run 1:
Design radar, start of the top module:
 module radar(  input clk, input rst, input echo, input [1:0] boton_cambiar_grados, output done, output trigger,
 output [15:0] distance, output PWM, input ultra);
==> flow/config.mk <==
export PLATFORM = sky130hd
export DESIGN_NAME = radar
export DESIGN_NICKNAME = radar
export VERILOG_FILES = /design/flow/design.v
export SDC_FILE = /design/flow/constraint.sdc
export NUM_CORES = 4
export LEC_CHECK = 0
export ABC_AREA = 1
export CAP_MARGIN = 20
export CELL_PAD_IN_SITES_GLOBAL_PLACEMENT = 0
export CORE_ASPECT_RATIO = 0.88
export CORE_MARGIN = 2
export CORE_UTILIZATION = 72
export CTS_CLUSTER_DIAMETER = 393
export GPL_ROUTABILITY_DRIVEN = 0
export PLACE_DENSITY_LB_ADDON = 0.01
export SLEW_MARGIN = 20
export TNS_END_PERCENT = 25
==> flow/constraint.sdc <==
create_clock -name core_clock -period 15.5 [get_ports {clk}]
set_input_delay 3.1000 -clock core_clock [delete_from_list [all_inputs] [get_ports {clk}]]
set_output_delay 3.1000 -clock core_clock [all_outputs]
set_load 0.01 [all_outputs]
run.sh (not shown) runs the stock make flow with config.mk's settings and CLKGATE_MAP_FILE=.
Run 1 did not finish: a tool error stopped it during global routing.
--- input diff run 1..run 2 ---
- clearing CTS_CLUSTER_DIAMETER, which used to be 393
- clearing GPL_ROUTABILITY_DRIVEN, which used to be 0
- clearing CORE_ASPECT_RATIO, which used to be 0.88
- clearing CELL_PAD_IN_SITES_GLOBAL_PLACEMENT, which used to be 0
- swapping 72 for 69 in CORE_UTILIZATION
- clearing PLACE_DENSITY_LB_ADDON, which used to be 0.01
- clearing TNS_END_PERCENT, which used to be 25
- swapping 15.5 for 12.0 in the clock period (ns, I/O delays scaled along)
==> comparison <==
- Placed wire-length estimate after detailed placement: lower on run 1
- Total I/O pin count came out exactly the same in run 1 and run 2.
- As far as portion of the post-synthesis area used by sequential elements goes, run 1 and run 2 are indistinguishable; the numbers are identical.
- [compare] base=run 1 new=run 2: height of the chip went up, cell total after placement went up, post-synthesis chip area from yosys did not really move, number of placement rows went up.
- Looking at area of the chip, run 2 sits 1400 um2 higher than run 1 does.
- Placed standard-cell area, run 1 and run 2, lower one = run 1.
- Run 2 got as far as clock tree synthesis, where a tool error ended the run.
The following lists how run 3 was set up differently from run 2:
- CORE_UTILIZATION: 69 -> 43
- ABC_AREA: 1 -> unset
- the clock period (ns, I/O delays scaled along): 12.0 -> 23.5
[summary]
The mean cell area of the mapped netlist in run 3 is 1.2 times that in run 2. As far as fraction of registers with async set or reset after synthesis goes, run 3 and run 2 are indistinguishable; the numbers are identical. Summary: with run 2 as the reference, number of different library cells in the post-synthesis netlist in run 3 moved up by more than 100%. Run 3 vs run 2 on xor/xnor share of the synthesized area: run 3 is the higher one. Summary of run 3 and run 2: one run falls short of a clean finish, namely run 2. For run 2, the flow was terminated by a tool error in clock tree synthesis and produced no final design.
diff inputs: run 3 => run 4
- setting SETUP_SLACK_MARGIN to 0.35 for the first time
- setting ABC_AREA to 1 for the first time
- setting HOLD_SLACK_MARGIN to 0.28 for the first time
- changing CORE_UTILIZATION from 43 to 72
- setting PLACE_DENSITY_LB_ADDON to 0.06 for the first time
- setting CTS_CLUSTER_SIZE to 15 for the first time
- changing the clock period (ns, I/O delays scaled along) from 23.5 to 12.0
[summary]
From run 3 to run 4, count of boundary I/O pins did not move at all. Of run 4 and run 3, the higher area share of and/or/nand/nor cells after synthesis belongs to run 4. Re share of the synthesized netlist area taken by xor and xnor gates: run 4 and run 3 aren't equal, and the lower value belongs to run 4. Taking run 3 over run 4, the core area ratio works out to 1.5. Run 4: aborted in detailed placement (tool error). Relative to run 3, the area enclosed by the die boundary measured on run 4 has decreased by more than a quarter. In the reports for run 4 and run 3, the smaller synthesized area per cell belongs to run 4.

* * *

radar again, from the RTL that the note above started with.
clock: 13.5 ns
lec_check: 0
abc_area: 1
cap_margin: 20
core_margin: 2
core_utilization: 72
cts_cluster_diameter: 219
cts_cluster_size: 48
hold_slack_margin: 0.29
place_density_lb_addon: 0.19
setup_slack_margin: -1.01
slew_margin: 20
tns_end_percent: 5
The baseline failed in 4_1_cts.
Edit:
Settings changed: CTS_CLUSTER_DIAMETER 219 to default, CTS_CLUSTER_SIZE 48 to 15, HOLD_SLACK_MARGIN 0.29 to default, PLACE_DENSITY_LB_ADDON 0.19 to 0.06, SETUP_SLACK_MARGIN -1.01 to default, TNS_END_PERCENT 5 to default.
Clock period 13.5 ns to 12.0 ns, I/O delays scaled along.
The new run failed in 3_5_place_dp.
Area after synthesis does not change.
Die area stays the same.
Synthesized cell count is unchanged.
Edit:
Settings changed: CTS_CLUSTER_SIZE 15 to 10, PLACE_DENSITY_LB_ADDON 0.06 to 0.05, TNS_END_PERCENT from default to 15.
Clock period 12.0 ns to 16.8 ns, I/O delays scaled along.
Result: The new run completed with no timing, DRC or antenna violations. Synthesized cell count does not change. Die area stays the same. Synthesized area stays the same.
Edit:
Settings changed: ABC_AREA 1 to default, CORE_UTILIZATION 72 to 65, CTS_CLUSTER_SIZE 10 to default, PLACE_DENSITY_LB_ADDON 0.05 to default, TNS_END_PERCENT 15 to default.
Clock period 16.8 ns to 17.0 ns, I/O delays scaled along.
After rerunning: With this change the flow aborted during 5_1_grt (GRT-0116); die area went up by 1.1%; synthesized cell count came out lower by 27%; area after synthesis goes down by 8.7%.
Edit:
Settings changed: CORE_ASPECT_RATIO from default to 1.6, CORE_UTILIZATION 65 to 40, GPL_ROUTABILITY_DRIVEN from default to 0.
Clock period 17.0 ns to 25.0 ns, I/O delays scaled along.
This time the run finished clean.
Synthesized area is unchanged.
Synthesized cell count does not change.
Die size came out higher by 61%.

* * *

Starting RTL as in the previous note.
export LEC_CHECK = 0
export CAP_MARGIN = 20
export CELL_PAD_IN_SITES_DETAIL_PLACEMENT = 2
export CORE_MARGIN = 2
export CORE_UTILIZATION = 40
export CTS_CLUSTER_DIAMETER = 157
export CTS_CLUSTER_SIZE = 55
export MAX_ROUTING_LAYER = met4
export MIN_ROUTING_LAYER = met2
export SLEW_MARGIN = 40
create_clock -name core_clock -period 18.8 [get_ports {clk}]
The first run died in global routing (5_1_grt).
Edit:
==> flow/config.mk (replaced) <==
export PLATFORM = sky130hd
export DESIGN_NAME = radar
export DESIGN_NICKNAME = radar
export VERILOG_FILES = /design/flow/design.v
export SDC_FILE = /design/flow/constraint.sdc
export NUM_CORES = 4
export LEC_CHECK = 0
export ABC_AREA = 0
export CAP_MARGIN = 20
export CELL_PAD_IN_SITES_GLOBAL_PLACEMENT = 1
export CORE_ASPECT_RATIO = 1.6
export CORE_MARGIN = 2
export CORE_UTILIZATION = 40
export CTS_CLUSTER_DIAMETER = 179
export GPL_ROUTABILITY_DRIVEN = 0
export SLEW_MARGIN = 20
==> flow/constraint.sdc (replaced) <==
create_clock -name core_clock -period 25.0 [get_ports {clk}]
set_input_delay 5.0000 -clock core_clock [delete_from_list [all_inputs] [get_ports {clk}]]
set_output_delay 5.0000 -clock core_clock [all_outputs]
set_load 0.01 [all_outputs]
Outcome:
- The new run ran to the end with no violations
- synthesized cell count is unchanged
- die area hardly moves
- area after synthesis stays the same
Edit:
==> flow/config.mk (replaced) <==
export PLATFORM = sky130hd
export DESIGN_NAME = radar
export DESIGN_NICKNAME = radar
export VERILOG_FILES = /design/flow/design.v
export SDC_FILE = /design/flow/constraint.sdc
export NUM_CORES = 4
export LEC_CHECK = 0
export ABC_AREA = 1
export CAP_MARGIN = 20
export CELL_PAD_IN_SITES_GLOBAL_PLACEMENT = 1
export CORE_MARGIN = 2
export CORE_UTILIZATION = 61
export CTS_CLUSTER_DIAMETER = 333
export CTS_CLUSTER_SIZE = 100
export HOLD_SLACK_MARGIN = 0.15
export PLACE_DENSITY_LB_ADDON = 0.08
export SLEW_MARGIN = 0
Result: This time the run ended with an error in global placement without I/O (3_1_place_gp_skip_io), error FLW-0024. Synthesized area grows by 9.6%. Synthesized cell count grows by 37%. Die size shrinks by 28%.
Edit:
--- a/flow/config.mk
+++ b/flow/config.mk
@@ -11,7 +11,6 @@
 export CORE_MARGIN = 2
-export CORE_UTILIZATION = 61
+export CORE_UTILIZATION = 40
 export CTS_CLUSTER_DIAMETER = 333
-export CTS_CLUSTER_SIZE = 100
+export CTS_CLUSTER_SIZE = 47
 export HOLD_SLACK_MARGIN = 0.15
-export PLACE_DENSITY_LB_ADDON = 0.08
-export SLEW_MARGIN = 0
+export SLEW_MARGIN = 20
This time the run produced a clean layout.
Synthesized area stays the same.
Synthesized cell count does not change.
Die area climbs by 51%.

* * *

## v6
Starting RTL as in the previous note.
## radar
 module radar(  input clk, input rst, input echo, input [1:0] boton_cambiar_grados, output done, output trigger,
 output [15:0] distance, output PWM, input ultra);
 servo   servo( .clk (clk), .rst(rst), .PWM(PWM), .boton_cambiar_grados(boton_cambiar_grados));
 ultrasonido1 ultrasonido2( .ultra(ultra), .clk(clk), .rst(rst),  .echo(echo), .done(done), .trigger(trigger),.distance(distance));
 endmodule
Settings: LEC_CHECK=0, ABC_AREA=1, CAP_MARGIN=20, CELL_PAD_IN_SITES_GLOBAL_PLACEMENT=0, CORE_ASPECT_RATIO=1.78, CORE_MARGIN=2, CORE_UTILIZATION=72, CTS_CLUSTER_DIAMETER=393, GPL_ROUTABILITY_DRIVEN=0, PLACE_DENSITY_LB_ADDON=0.01, SLEW_MARGIN=20, TNS_END_PERCENT=25; clock period 20.2 ns.
v6: flow completed, timing, DRC and antenna clean
The following lists how v7 was set up differently from v6:
Settings: CTS_CLUSTER_SIZE now 72, previously not set; CTS_CLUSTER_DIAMETER now 214, was 393; the clock period (ns, I/O delays scaled along) now 15.7, was 20.2.
==> results <==
Of v6 and v7, only v6 finishes the flow clean. Clock sink count came out exactly the same in v6 and v7. From v6 to v7, number of synthesized flops with an enable pin did not move at all. When the final numbers for v6 and v7 were put side by side, the cell total after placement turned out to be smaller in v6. Compared with v6, v7 shows a lower placement-stage worst setup slack. v7 ends up with a total cell area at the placement stage that is 1100 um2 higher than in v6. What v7 reported for HPWL reported at the end of detailed placement has to be multiplied by 0.909 to get the figure for v6. The number of buffers inserted by post-CTS setup repair in v7 sits 11 above the value recorded for v6.

* * *

Starting RTL as in the previous note.
clock: 19.0 ns
lec_check: 0
abc_area: 1
cap_margin: 10
cell_pad_in_sites_detail_placement: 2
cell_pad_in_sites_global_placement: 1
core_aspect_ratio: 1.34
core_margin: 2
core_utilization: 28
cts_cluster_diameter: 331
cts_cluster_size: 36
gpl_routability_driven: 1
gpl_timing_driven: 1
max_routing_layer: met4
place_density_lb_addon: 0.01
slew_margin: 0
tns_end_percent: 25
The starting point finished clean.
==> next run, changes <==
--- a/flow/config.mk
+++ b/flow/config.mk
@@ -8,3 +8 @@
-export ABC_AREA = 1
-export CAP_MARGIN = 10
-export CELL_PAD_IN_SITES_DETAIL_PLACEMENT = 2
+export CAP_MARGIN = 20
@@ -12 +10 @@
-export CORE_ASPECT_RATIO = 1.34
+export CORE_ASPECT_RATIO = 1.78
@@ -14 +12 @@
-export CORE_UTILIZATION = 28
+export CORE_UTILIZATION = 32
@@ -16,3 +14,2 @@
-export CTS_CLUSTER_SIZE = 36
-export GPL_ROUTABILITY_DRIVEN = 1
-export GPL_TIMING_DRIVEN = 1
+export GPL_ROUTABILITY_DRIVEN = 0
+export GPL_TIMING_DRIVEN = 0
@@ -21 +18 @@
-export SLEW_MARGIN = 0
+export SLEW_MARGIN = 5
==> flow/constraint.sdc (replaced) <==
create_clock -name core_clock -period 39.6 [get_ports {clk}]
set_input_delay 7.9200 -clock core_clock [delete_from_list [all_inputs] [get_ports {clk}]]
set_output_delay 7.9200 -clock core_clock [all_outputs]
set_load 0.01 [all_outputs]
Result: Non-clock buffer count climbs by 34. Die size drops by 20%. Maximum frequency drops by about 25%. Count of clock-buffer cells in the layout does not change. Routed wire length drops by 11%. Core utilization climbs by 3.8 points. Final cell count drops by 26%.
==> next run, changes <==
--- a/flow/config.mk
+++ b/flow/config.mk
@@ -7,0 +8 @@
+export ABC_AREA = 1
@@ -9 +10 @@
-export CELL_PAD_IN_SITES_GLOBAL_PLACEMENT = 1
+export CELL_PAD_IN_SITES_GLOBAL_PLACEMENT = 0
@@ -12,2 +13,2 @@
-export CORE_UTILIZATION = 32
-export CTS_CLUSTER_DIAMETER = 331
+export CORE_UTILIZATION = 64
+export CTS_CLUSTER_DIAMETER = 393
@@ -15,2 +15,0 @@
-export GPL_TIMING_DRIVEN = 0
-export MAX_ROUTING_LAYER = met4
@@ -18 +17 @@
-export SLEW_MARGIN = 5
+export SLEW_MARGIN = 20
==> flow/constraint.sdc (replaced) <==
create_clock -name core_clock -period 19.3 [get_ports {clk}]
set_input_delay 3.8600 -clock core_clock [delete_from_list [all_inputs] [get_ports {clk}]]
set_output_delay 3.8600 -clock core_clock [all_outputs]
set_load 0.01 [all_outputs]
What happened:
- final cell count rises by 18%
- clock-buffer cell count falls by 1
- final area rises by 5.9%
- routed wire length falls by 9.1%
- worst setup slack gets worse by 15 ns
- fmax rises by 30%
- hold slack gets better by 0.014 ns
==> next run, changes <==
--- a/flow/config.mk
+++ b/flow/config.mk
@@ -8 +7,0 @@
-export ABC_AREA = 1
@@ -10,2 +9,2 @@
-export CELL_PAD_IN_SITES_GLOBAL_PLACEMENT = 0
-export CORE_ASPECT_RATIO = 1.78
+export CELL_PAD_IN_SITES_GLOBAL_PLACEMENT = 1
+export CORE_ASPECT_RATIO = 0.5
@@ -13 +12 @@
-export CORE_UTILIZATION = 64
+export CORE_UTILIZATION = 58
@@ -16 +15 @@
-export PLACE_DENSITY_LB_ADDON = 0.01
+export PLACE_DENSITY_LB_ADDON = 0.18
==> flow/constraint.sdc (replaced) <==
create_clock -name core_clock -period 39.6 [get_ports {clk}]
set_input_delay 7.9200 -clock core_clock [delete_from_list [all_inputs] [get_ports {clk}]]
set_output_delay 7.9200 -clock core_clock [all_outputs]
set_load 0.01 [all_outputs]
After rerunning: The changed run ran to the end with no violations. Cell count falls by 25%.

* * *

## run A
Starting RTL as in the previous note.
make LEC_CHECK=0 ABC_AREA=0 CAP_MARGIN=20 CELL_PAD_IN_SITES_GLOBAL_PLACEMENT=1 CORE_ASPECT_RATIO=1.6 CORE_MARGIN=2 CORE_UTILIZATION=40 CTS_CLUSTER_DIAMETER=179 GPL_ROUTABILITY_DRIVEN=0 GPL_TIMING_DRIVEN=0 SLEW_MARGIN=40 TNS_END_PERCENT=35 finish   # period 25.0 ns
Every stage of the flow completed for run A, and the final layout passed the timing, design-rule and antenna checks.
diff inputs: run A => run B
- changing SLEW_MARGIN from 40 to 35
- setting HOLD_SLACK_MARGIN to 0.05 for the first time
- setting MIN_ROUTING_LAYER to met2 for the first time
- setting CTS_CLUSTER_SIZE to 59 for the first time
- changing ABC_AREA from 0 to 1
- changing CELL_PAD_IN_SITES_GLOBAL_PLACEMENT from 1 to 3
Diff run A -> run B: yosys stat cell total rose by about 37%; tally of unique sky130hd cells used after synthesis fell by 52%; flip-flop and latch count after synthesis stayed essentially flat.
Run A → run B: per-instance average area after synthesis moved down; die area moved up; synthesized area moved up.
The lower fraction of synthesized area in multiplexers of run B and run A is in run B.
[compare] base=run A new=run B: post-synthesis chip area from yosys increased about 10%, net count after synthesis increased 1006, share of synthesized area occupied by flip-flops and latches decreased 0.99 points, synthesized cell count increased 1006.
Run B did not finish: a tool error stopped it during global placement without I/O.
## Diff of input files: run C against run B
- swapping 35 for 20 in SLEW_MARGIN
- clearing CORE_ASPECT_RATIO, which used to be 1.6
- swapping 179 for 333 in CTS_CLUSTER_DIAMETER
- clearing TNS_END_PERCENT, which used to be 35
- swapping 3 for 1 in CELL_PAD_IN_SITES_GLOBAL_PLACEMENT
- clearing GPL_ROUTABILITY_DRIVEN, which used to be 0
- swapping 59 for 100 in CTS_CLUSTER_SIZE
- clearing MIN_ROUTING_LAYER, which used to be met2
- swapping 40 for 61 in CORE_UTILIZATION
- clearing GPL_TIMING_DRIVEN, which used to be 0
- swapping 0.05 for 0.15 in HOLD_SLACK_MARGIN
- swapping 1 for 0 in ABC_AREA
### Flow results
- Going from run B to run C, width of the die shrinks by about 2%.
- Run C finished every stage and its layout cleared the timing, design-rule and antenna checks.
- Chip area in the Yosys report, run C and run B: higher on run B
- Initial cell density of the core on run C is up relative to run B.
Here is what was changed in the inputs of run D compared with run C.
- swapping 333 for 179 in CTS_CLUSTER_DIAMETER
- clearing CELL_PAD_IN_SITES_GLOBAL_PLACEMENT, which used to be 1
- swapping 0 for 1 in ABC_AREA
- swapping 61 for 40 in CORE_UTILIZATION
- putting GPL_ROUTABILITY_DRIVEN at 0 where nothing was set
- clearing HOLD_SLACK_MARGIN, which used to be 0.15
- putting CORE_ASPECT_RATIO at 1.6 where nothing was set
- clearing CTS_CLUSTER_SIZE, which used to be 100
- putting SETUP_SLACK_MARGIN at 5.0 where nothing was set
[summary]
- Run C fits on a die that is smaller than the die of run D.
- Run D reports its cell with the largest stage delay on the worst path as sky130_fd_sc_hd__fa_1 while run C reports sky130_fd_sc_hd__nand2_2.
- Run D: clock-buffer cell count higher than run C
- Run D: chip area line of the yosys report is 9.6% higher than what run C reported.
- Detailed-placement wirelength estimate: run D higher than run C
- ~same worst-case hold slack in run D and run C
- Relative to run C, area overhead of the layout relative to synthesis has increased by 0.78 points in run D.
- Run D: synthesized netlist cell count is 1006 higher than what run C reported.
- Run C → run D: tightest slew margin relative to the limit rose by 11 points; fraction of synthesized area in multiplexers went down by 1.7 points; wire length picked up an extra 4000 µm.
Setup changes, run D to run E
- putting CELL_PAD_IN_SITES_GLOBAL_PLACEMENT at 1 where nothing was set
- putting TNS_END_PERCENT at 10 where nothing was set
- swapping 2 for 9 in CORE_MARGIN
- putting HOLD_SLACK_MARGIN at 0.15 where nothing was set
- clearing SETUP_SLACK_MARGIN, which used to be 5.0
- clearing CORE_ASPECT_RATIO, which used to be 1.6
- swapping 179 for 123 in CTS_CLUSTER_DIAMETER
- clearing GPL_ROUTABILITY_DRIVEN, which used to be 0
- swapping 1 for 0 in ABC_AREA
- swapping 40 for 61 in CORE_UTILIZATION
- putting CTS_CLUSTER_SIZE at 100 where nothing was set
## What came out
- Taking run D over run E, the via count of the first global-routing pass ratio works out to 1.12.
- Summary — total routing usage reported by global routing, run E relative to run D: higher, by 6.4 points.
- Compared with run D, in run E met3 demand-to-capacity share in global routing increased 1.2 points, synthesized cell count decreased 1006, summed area of non-filler cells in the final layout decreased 9.6%.
- Run E against run D: worst setup margin saw a decrease; register area share after synthesis increased by 0.99 points relative to the old numbers; xor/xnor share of the synthesized area moved up.
- Run E vs. run D: post-route clock period utilization went up by 18 points.
#### Input delta (run F over run E)
- removing ABC_AREA (formerly 0)
- removing CELL_PAD_IN_SITES_GLOBAL_PLACEMENT (formerly 1)
- removing CTS_CLUSTER_SIZE (formerly 100)
- removing HOLD_SLACK_MARGIN (formerly 0.15)
- changing CORE_UTILIZATION from 61 to 17
- removing TNS_END_PERCENT (formerly 10)
- changing CORE_MARGIN from 9 to 2
- removing CTS_CLUSTER_DIAMETER (formerly 123)
- changing the clock period (ns, I/O delays scaled along) from 25.0 to 32.8
Notes after the runs:
Run F: no failed stages, no open violations at the end
Every stage of the flow completed for run E, and the final layout passed the timing, design-rule and antenna checks.
Relative to run E, met2 usage in global routing has decreased by 35 points in run F.
Compared run E against run F; wire length of the first global-routing pass within noise.
Between run E and run F, the data required time at the worst endpoint is higher for run F.
Re simple-gate share of the synthesized area: no difference whatsoever between run F and run E.
Min setup slack after layout across run E and run F: run E
Looking at sequential portion of the cell area, run F sits below run E.
Summary: with run E as the reference, via count of the first global-routing pass in run F moved down by a few percent.
